==> run a: inputs <==
// CPU
module CPU(
				clk,
			  rst_n,
		   IO_stall,
         awid_m_inf,
       awaddr_m_inf,
       awsize_m_inf,
      awburst_m_inf,
        awlen_m_inf,
      awvalid_m_inf,
      awready_m_inf,
        wdata_m_inf,
        wlast_m_inf,
       wvalid_m_inf,
       wready_m_inf,
          bid_m_inf,
        bresp_m_inf,
       bvalid_m_inf,
       bready_m_inf,
         arid_m_inf,
       araddr_m_inf,
        arlen_m_inf,
       arsize_m_inf,
      arburst_m_inf,
      arvalid_m_inf,
      arready_m_inf, 
          rid_m_inf,
        rdata_m_inf,
        rresp_m_inf,
        rlast_m_inf,
       rvalid_m_inf,
       rready_m_inf 
);
Settings: LEC_CHECK=0, CAP_MARGIN=0, CELL_PAD_IN_SITES_DETAIL_PLACEMENT=1, CORE_ASPECT_RATIO=0.74, CORE_MARGIN=4, CORE_UTILIZATION=53, CTS_CLUSTER_DIAMETER=314, GPL_TIMING_DRIVEN=0, MIN_ROUTING_LAYER=met2, SETUP_SLACK_MARGIN=1.0, SLEW_MARGIN=30, TNS_END_PERCENT=95; clock period 6.0 ns.
run.sh (not shown) runs the stock make flow with config.mk's settings and CLKGATE_MAP_FILE=.
==> run b (differences from run a) <==
- ABC_AREA: unset -> 1
- CAP_MARGIN: 0 -> 20
- CELL_PAD_IN_SITES_DETAIL_PLACEMENT: 1 -> unset
- CORE_ASPECT_RATIO: 0.74 -> unset
- CORE_MARGIN: 4 -> 2
- CORE_UTILIZATION: 53 -> 72
- CTS_CLUSTER_DIAMETER: 314 -> 231
- CTS_CLUSTER_SIZE: unset -> 15
- GPL_TIMING_DRIVEN: 0 -> unset
- MIN_ROUTING_LAYER: met2 -> unset
- PLACE_DENSITY_LB_ADDON: unset -> 0.19
- SETUP_SLACK_MARGIN: 1.0 -> unset
- SLEW_MARGIN: 30 -> 20
- TNS_END_PERCENT: 95 -> unset
==> flow/constraint.sdc (replaced) <==
create_clock -name core_clock -period 3.55 [get_ports {clk}]
set_input_delay 0.7100 -clock core_clock [delete_from_list [all_inputs] [get_ports {clk}]]
set_output_delay 0.7100 -clock core_clock [all_outputs]
set_load 0.01 [all_outputs]
==> run c (differences from run a) <==
- CAP_MARGIN: 0 -> 5
- CELL_PAD_IN_SITES_DETAIL_PLACEMENT: 1 -> unset
- CORE_ASPECT_RATIO: 0.74 -> unset
- CORE_MARGIN: 4 -> 2
- CORE_UTILIZATION: 53 -> 72
- CTS_CLUSTER_DIAMETER: 314 -> unset
- CTS_CLUSTER_SIZE: unset -> 15
- GPL_TIMING_DRIVEN: 0 -> 1
- HOLD_SLACK_MARGIN: unset -> -0.1
- MAX_ROUTING_LAYER: unset -> met5
- MIN_ROUTING_LAYER: met2 -> unset
- SETUP_SLACK_MARGIN: 1.0 -> unset
- SLEW_MARGIN: 30 -> 20
- TNS_END_PERCENT: 95 -> 45
==> flow/constraint.sdc (replaced) <==
create_clock -name core_clock -period 4.38 [get_ports {clk}]
set_input_delay 0.8760 -clock core_clock [delete_from_list [all_inputs] [get_ports {clk}]]
set_output_delay 0.8760 -clock core_clock [all_outputs]
set_load 0.01 [all_outputs]
==> results <==
Run c reached the layout checks and failed them: setup timing. Run b finished but failed the layout checks on setup timing. Run a stopped in 5_1_grt on GRT-0116.
Against run c, the combinational power of run b is larger by about 50%.
Fmax: run c is larger than run b (about 17%).
In area after synthesis, run c and run a do not differ.
Clock power: run c is larger than run b (about 13%).
Hold slack: run b is lower than run c (0.27 ns).

* * *

==> wip/ember: inputs <==
Starting RTL as in the previous note.
Design CPU, start of the top module:
module CPU(
				clk,
			  rst_n,
		   IO_stall,
         awid_m_inf,
       awaddr_m_inf,
       awsize_m_inf,
      awburst_m_inf,
        awlen_m_inf,
      awvalid_m_inf,
      awready_m_inf,
        wdata_m_inf,
        wlast_m_inf,
       wvalid_m_inf,
       wready_m_inf,
          bid_m_inf,
        bresp_m_inf,
       bvalid_m_inf,
       bready_m_inf,
         arid_m_inf,
       araddr_m_inf,
        arlen_m_inf,
       arsize_m_inf,
      arburst_m_inf,
      arvalid_m_inf,
      arready_m_inf, 
          rid_m_inf,
        rdata_m_inf,
        rresp_m_inf,
        rlast_m_inf,
       rvalid_m_inf,
       rready_m_inf 
);
==> flow/config.mk <==
export PLATFORM = sky130hd
export DESIGN_NAME = CPU
export DESIGN_NICKNAME = CPU
export VERILOG_FILES = /design/flow/design.v
export SDC_FILE = /design/flow/constraint.sdc
export NUM_CORES = 4
export LEC_CHECK = 0
export CAP_MARGIN = 30
export CORE_MARGIN = 2
export CORE_UTILIZATION = 43
export CTS_CLUSTER_DIAMETER = 166
export CTS_CLUSTER_SIZE = 11
export GPL_ROUTABILITY_DRIVEN = 0
export HOLD_SLACK_MARGIN = 0.03
export SETUP_SLACK_MARGIN = -0.12
export SLEW_MARGIN = 20
export TNS_END_PERCENT = 75
==> flow/constraint.sdc <==
create_clock -name core_clock -period 3.8 [get_ports {clk}]
set_input_delay 0.7600 -clock core_clock [delete_from_list [all_inputs] [get_ports {clk}]]
set_output_delay 0.7600 -clock core_clock [all_outputs]
set_load 0.01 [all_outputs]
==> inputs of wip/harbor, as changes to wip/ember <==
- CAP_MARGIN: 30 -> 5
- CORE_UTILIZATION: 43 -> 72
- CTS_CLUSTER_DIAMETER: 166 -> 231
- CTS_CLUSTER_SIZE: 11 -> 15
- GPL_ROUTABILITY_DRIVEN: 0 -> not set
- HOLD_SLACK_MARGIN: 0.03 -> not set
- SETUP_SLACK_MARGIN: -0.12 -> 1.03
- TNS_END_PERCENT: 75 -> 5
==> flow/constraint.sdc (replaced) <==
create_clock -name core_clock -period 4.08 [get_ports {clk}]
set_input_delay 0.8160 -clock core_clock [delete_from_list [all_inputs] [get_ports {clk}]]
set_output_delay 0.8160 -clock core_clock [all_outputs]
set_load 0.01 [all_outputs]
==> notes <==
Of wip/ember and wip/harbor, wip/harbor has the higher worst hold slack (gap 0.091 ns). In wip/harbor the routed wire length is higher than in wip/ember, by 8.5%. wip/harbor finished with negative setup slack left. wip/ember finished but failed the layout checks on negative setup slack. Between wip/harbor and wip/ember, the lower clock skew is in wip/harbor (gap 0.0081 ns). In wip/harbor the combinational power is lower than in wip/ember, by about 3%. Maximum frequency: wip/ember is larger than wip/harbor (about 3.3%). Sequential power: wip/harbor is smaller than wip/ember (6.7%).

* * *

==> inputs of branch yarrow <==
CPU again, from the RTL that the note above started with.
Settings: LEC_CHECK=0, CAP_MARGIN=20, CORE_MARGIN=2, CORE_UTILIZATION=48, CTS_CLUSTER_SIZE=11, GPL_ROUTABILITY_DRIVEN=0, HOLD_SLACK_MARGIN=0.03, SETUP_SLACK_MARGIN=-0.12, SLEW_MARGIN=20; clock period 3.8 ns.
==> branch delta: changes against branch yarrow <==
- CORE_UTILIZATION: 48 -> 44
- CTS_CLUSTER_SIZE: 11 -> default
- GPL_ROUTABILITY_DRIVEN: 0 -> default
- HOLD_SLACK_MARGIN: 0.03 -> default
- SETUP_SLACK_MARGIN: -0.12 -> default
==> flow/constraint.sdc (replaced) <==
create_clock -name core_clock -period 5.88 [get_ports {clk}]
set_input_delay 1.1760 -clock core_clock [delete_from_list [all_inputs] [get_ports {clk}]]
set_output_delay 1.1760 -clock core_clock [all_outputs]
set_load 0.01 [all_outputs]
==> qor summary <==
# resized after CTS: branch delta 0; branch yarrow 70
RSZ-0062 raised after global routing: branch delta false; branch yarrow true
Biggest consumer: branch delta clock; branch yarrow registers
Die ar.: branch delta 67400 µm²; branch yarrow 61900 µm²
Placed Area: branch delta 30200 µm²; branch yarrow 31200 µm²
Total clock network power: branch delta 3.20 mW; branch yarrow 4.63 mW
Result of the run: branch delta complete, no violations; branch yarrow failed layout checks
Violated checks: branch delta -; branch yarrow setup timing
Setup skew after layout: branch delta 38.4 ps; branch yarrow 47.8 ps
Fraction of area in clock buffers and inverters: branch delta 5.28%; branch yarrow 4.65%
Initial antenna violation count: branch delta 2; branch yarrow 6
Critical Path Fanout Max: branch delta 9; branch yarrow 5
Antenna Cells: branch delta 0; branch yarrow 3
Combinational group share of total power: branch delta 3.1%; branch yarrow 3.3%
Final critical-path setup slack: branch delta 292 ps; branch yarrow -1310 ps

* * *

==> 09-05 <==
CPU again, from the RTL that the note above started with.
clock: 5.87 ns
lec_check: 0
cap_margin: 25
cell_pad_in_sites_detail_placement: 2
cell_pad_in_sites_global_placement: 2
core_aspect_ratio: 1.17
core_margin: 2
core_utilization: 42
cts_cluster_size: 99
gpl_routability_driven: 0
gpl_timing_driven: 0
max_routing_layer: met5
place_density: 0.57
slew_margin: 35
tns_end_percent: 45
==> 10-01: changes against 09-05 <==
- CAP_MARGIN: 25 -> 20
- CELL_PAD_IN_SITES_DETAIL_PLACEMENT: 2 -> default
- CELL_PAD_IN_SITES_GLOBAL_PLACEMENT: 2 -> default
- CORE_ASPECT_RATIO: 1.17 -> default
- CORE_UTILIZATION: 42 -> 72
- CTS_CLUSTER_DIAMETER: default -> 47
- CTS_CLUSTER_SIZE: 99 -> 48
- GPL_ROUTABILITY_DRIVEN: 0 -> default
- GPL_TIMING_DRIVEN: 0 -> default
- MAX_ROUTING_LAYER: met5 -> default
- PLACE_DENSITY: 0.57 -> default
- PLACE_DENSITY_LB_ADDON: default -> 0.26
- TNS_END_PERCENT: 45 -> default
==> flow/constraint.sdc (replaced) <==
create_clock -name core_clock -period 3.44 [get_ports {clk}]
set_input_delay 0.6880 -clock core_clock [delete_from_list [all_inputs] [get_ports {clk}]]
set_output_delay 0.6880 -clock core_clock [all_outputs]
set_load 0.01 [all_outputs]
==> 11-03: changes against 09-05 <==
- CAP_MARGIN: 25 -> 20
- CELL_PAD_IN_SITES_DETAIL_PLACEMENT: 2 -> default
- CELL_PAD_IN_SITES_GLOBAL_PLACEMENT: 2 -> default
- CORE_ASPECT_RATIO: 1.17 -> default
- CORE_UTILIZATION: 42 -> 40
- CTS_CLUSTER_SIZE: 99 -> default
- GPL_ROUTABILITY_DRIVEN: 0 -> default
- GPL_TIMING_DRIVEN: 0 -> default
- MAX_ROUTING_LAYER: met5 -> default
- PLACE_DENSITY: 0.57 -> default
- SLEW_MARGIN: 35 -> 20
- TNS_END_PERCENT: 45 -> default
==> flow/constraint.sdc (replaced) <==
create_clock -name core_clock -period 5.88 [get_ports {clk}]
set_input_delay 1.1760 -clock core_clock [delete_from_list [all_inputs] [get_ports {clk}]]
set_output_delay 1.1760 -clock core_clock [all_outputs]
set_load 0.01 [all_outputs]
==> summary of the runs <==
- 11-03 completed with no timing, DRC or antenna violations. 09-05 finished clean. 10-01 ran to the end with violations: negative setup slack.
- Die size: 10-01 < 09-05 < 11-03.
- Synthesized cell count is the same in 10-01 and 11-03.
- Area after synthesis is the same in 09-05 and 10-01.
- Critical path depth is the same in 11-03 and 09-05.
- Routed wire length: 11-03 < 10-01 < 09-05.
- Against 10-01, the sequential share of layout area of 11-03 is higher by 1.8 points.
- Of 09-05 and 10-01, 09-05 has the higher non-clock buffer count (gap 90).
- Sequential cell count is the same in 11-03 and 10-01.
==> figures <==
Status: 10-01 finished with violations; 09-05 complete, no violations; 11-03 complete, no violations
Layout check failures: 10-01 negative setup slack; 09-05 -; 11-03 -
Iter 0 DRT Violations: 10-01 4939; 09-05 2253; 11-03 3061
Setup clock skew after layout: 10-01 28.1 ps; 09-05 42.1 ps; 11-03 33.7 ps
Final design utilization: 10-01 0.850; 09-05 0.494; 11-03 0.446
Peak ir drop on the vdd network: 10-01 0.566 mV; 09-05 0.198 mV; 11-03 0.213 mV
Post-DR vias/cell: 10-01 7.24; 09-05 6.23; 11-03 5.86
Total number of vias: 10-01 27848; 09-05 26862; 11-03 23906
Static leakage power: 10-01 17.1 nW; 09-05 16.7 nW; 11-03 15.9 nW
Post-route clock period utilization: 10-01 1.55; 09-05 0.978; 11-03 0.965
MI comb area: 10-01 16600 um^2; 09-05 16000 um^2; 11-03 15900 um^2
TritonCTS buffer count: 10-01 42; 09-05 46; 11-03 48
Cell Count, Final, Fillers Out: 10-01 3845; 09-05 4309; 11-03 4082
Overall power after layout: 10-01 10.7 mW; 09-05 6.50 mW; 11-03 6.29 mW
Pint: 10-01 8.08 mW; 09-05 4.88 mW; 11-03 4.80 mW
Setup slack of the critical path after layout: 10-01 -1910 ps; 09-05 128 ps; 11-03 207 ps
Number of placement rows: 10-01 73; 09-05 103; 11-03 98
Worst skew pair latency: 10-01 590 ps; 09-05 620 ps; 11-03 600 ps
Global Route met1 Usage: 10-01 0.635; 09-05 0.452; 11-03 0.361
Power figures rest on the tool's default switching activity, not on a simulated workload.
